Design alu16_top, start of the top module:
module alu16_top (
    input clk,
    input [5:0] alufn,
    input [15:0] a,
    input [15:0] b,
    output reg [15:0] y
  );
  reg [5:0] alufn_q;
  reg [15:0] a_q;
  reg [15:0] b_q;
  wire [15:0] alu_out;
  alu_3 alu (
    .alufn(alufn_q),
    .a(a_q),
    .b(b_q),
    .alu_output(alu_out)
  );
  always @(posedge clk) begin
    alufn_q <= alufn;
    a_q <= a;
    b_q <= b;
    y <= alu_out;
  end
endmodule
For scale: about 1200 cells after synthesis, roughly 54 flip-flops, roughly 55 I/O pins, about 9000 um2 of cells after synthesis.
Settings: LEC_CHECK=0, CAP_MARGIN=20, CORE_MARGIN=2, CORE_UTILIZATION=71, PLACE_DENSITY_LB_ADDON=0.27, SLEW_MARGIN=20, TNS_END_PERCENT=5; clock period 5.31 ns.
run.sh (not shown) runs the stock make flow with config.mk's settings and CLKGATE_MAP_FILE=.
The baseline did not get past global routing.
Then changed:
- CORE_UTILIZATION: 71 -> 40
- CTS_CLUSTER_DIAMETER: not set -> 392
- CTS_CLUSTER_SIZE: not set -> 100
- PLACE_DENSITY_LB_ADDON: 0.27 -> not set
- TNS_END_PERCENT: 5 -> 15
- clock period: 5.31 -> 6.5 ns (I/O delays scaled with it)
What happened:
- The new run went through all stages and came out clean
- die size goes up by 74%
- synthesized cell count is unchanged
- area after synthesis stays the same
Then changed:
- CORE_UTILIZATION: 40 -> 65
- CTS_CLUSTER_DIAMETER: 392 -> not set
- CTS_CLUSTER_SIZE: 100 -> not set
- TNS_END_PERCENT: 15 -> not set
- clock period: 6.5 -> 6.35 ns (I/O delays scaled with it)
Result:
- The new run went through all stages and came out clean
- worst hold slack loses 5.7 ps
- combinational power grows by about 2%
- global-route usage grows by 16 points
- die area shrinks by 38%
- cell area shrinks by 1.3%
- synthesized cell count is unchanged
- non-clock buffer count shrinks by 1
- first-iteration DRC count grows by 54%
- clock skew stays flat
- clock-buffer cell count stays the same
Then changed:
- CORE_UTILIZATION: 65 -> 59
- CTS_CLUSTER_DIAMETER: not set -> 400
- CTS_CLUSTER_SIZE: not set -> 99
- clock period: 6.35 -> 6.5 ns (I/O delays scaled with it)
After rerunning: Clock power goes down by about 2%; cell area is about the same; wire length went down by 0.54%; area after synthesis is unchanged; sequential power fell by about 1%; register-to-register slack improved by 30 ps; critical path depth rose by 2; worst hold slack loses 6.2 ps; die size grows by 9.8%; non-clock buffer count shrinks by 3.
Then changed:
- ABC_AREA: not set -> 1
- CELL_PAD_IN_SITES_GLOBAL_PLACEMENT: not set -> 3
- CORE_UTILIZATION: 59 -> 32
- CTS_CLUSTER_DIAMETER: 400 -> 306
- CTS_CLUSTER_SIZE: 99 -> 100
- PLACE_DENSITY: not set -> 0.89
- TNS_END_PERCENT: not set -> 95
Non-clock buffer count falls by 7.
Sequential share of layout area falls by 0.97 points.
Utilization falls by 30 points.
Power falls by 9.2%.
First-iteration DRC count falls by 41%.
Clock skew rises by 13 ps.
Wire length rises by 25%.
Via count rises by 8.0%.
Register-to-register slack improves by 60 ps.
Then changed:
- ABC_AREA: 1 -> not set
- CELL_PAD_IN_SITES_GLOBAL_PLACEMENT: 3 -> not set
- CORE_UTILIZATION: 32 -> 71
- CTS_CLUSTER_DIAMETER: 306 -> not set
- CTS_CLUSTER_SIZE: 100 -> not set
- PLACE_DENSITY: 0.89 -> not set
- SETUP_SLACK_MARGIN: not set -> 1.57
- TNS_END_PERCENT: 95 -> not set
- clock period: 6.5 -> 5.31 ns (I/O delays scaled with it)
After rerunning: The changed run never finished: it broke off in global routing, error GRT-0116; die size goes down by about 60%; synthesized area decreases by about 8%; synthesized cell count falls by 21%.

== build 20 ==
Starting RTL as in the previous note.
clock: 5.26 ns
lec_check: 0
cap_margin: 20
core_margin: 2
core_utilization: 70
cts_cluster_diameter: 201
cts_cluster_size: 34
max_routing_layer: met4
place_density: 0.63
setup_slack_margin: 0.99
slew_margin: 20
Build 20 terminated abnormally: 5_1_grt reported GRT-0116.
For build 26, these inputs were changed with respect to build 20:
Settings: removing CTS_CLUSTER_DIAMETER (formerly 201); removing CTS_CLUSTER_SIZE (formerly 34); removing PLACE_DENSITY (formerly 0.63); removing SETUP_SLACK_MARGIN (formerly 0.99); removing MAX_ROUTING_LAYER (formerly met4); changing CORE_UTILIZATION from 70 to 40; changing the clock period (ns, I/O delays scaled along) from 5.26 to 6.5.
Notes after the runs:
- Build 26 finished every stage and its layout cleared the timing, DRC and antenna checks.
- Total die size, build 26 and build 20: smaller value in build 20
- Relative to build 20, the die boundary height measured on build 26 has increased by more than a quarter.
- Looking at cell count after placement across build 26 and build 20, the one that comes out higher is build 26.
- Per the comparison of build 26 with build 20, number of rows created at floorplan now sits higher; sequential-to-total area share from yosys stat essentially unchanged; number of CTS-inserted buffers held.
Inputs modified between build 26 and build 74:
Settings: swapping 40 for 72 in CORE_UTILIZATION; putting PLACE_DENSITY_LB_ADDON at 0.27 where nothing was set; swapping 6.5 for 5.77 in the clock period (ns, I/O delays scaled along).
## What came out
Of build 74 and build 26, only build 74 fails to reach the end of the flow. Build 74 never completed; the flow aborted with a tool error in 5_1_grt. Delta (build 74 minus build 26): count of hold-fix buffers inserted at cts about even; core footprint fell about 45%; HPWL after detailed placement rose 0.94%. Cmp build 74 and build 26 / post-placement setup slack / higher: build 26. In build 74 relative to build 26, die area had gone down by more than a quarter. From build 26 to build 74, proportion of register bits with asynchronous set or reset after synthesis did not move at all. Routability congestion estimate (build 74 vs. build 26) increases by more than 10%.
--- input diff build 74..build 45 ---
Settings: setting HOLD_SLACK_MARGIN to 0.3 for the first time; setting GPL_ROUTABILITY_DRIVEN to 0 for the first time; setting ABC_AREA to 1 for the first time; removing PLACE_DENSITY_LB_ADDON (formerly 0.27); setting CORE_ASPECT_RATIO to 0.92 for the first time; changing the clock period (ns, I/O delays scaled along) from 5.77 to 2.0.
Findings:
- Build 45 did not make it past 4_1_cts, where a tool error ended it.
- Summary of the comparison: post-synthesis compound-gate area fraction is lower in build 45, relative to build 74.
- Build 45 ends up with a post-place setup slack that is 3420 ps lower than in build 74.
- In the reports for build 45 and build 74, the smaller synthesis area per yosys belongs to build 74.
For build 69, these inputs were changed with respect to build 45:
Settings: putting PLACE_DENSITY_LB_ADDON at 0.0 where nothing was set; clearing HOLD_SLACK_MARGIN, which used to be 0.3; putting CTS_CLUSTER_DIAMETER at 400 where nothing was set; clearing GPL_ROUTABILITY_DRIVEN, which used to be 0; clearing CORE_ASPECT_RATIO, which used to be 0.92; clearing ABC_AREA, which used to be 1; swapping 2.0 for 2.43 in the clock period (ns, I/O delays scaled along).
### Flow results
Tool error DPL-0038 stopped build 69 during 4_1_cts; no final results. Going from build 45 to build 69, net count after synthesis shows a reduction of 18%; number of library cell types mapped by synthesis increased 23; minimum setup slack after placement increased 290 ps; core area fell by 1100 um2; synthesized cell count fell by 310. Looking at area of the synthesized netlist per yosys stat, build 69 sits 8.2% below build 45. The run showing the smaller overall chip area is build 69. Relative to build 45, adder-cell area share of the yosys netlist has increased by 2.6 points in build 69. Compared to build 45, build 69 has total instance count after detailed placement about 18% lower. Across both runs, area after synthesis was lower for build 69 than for build 45.
No activity file was given, so power comes from the tool's default toggle rates.
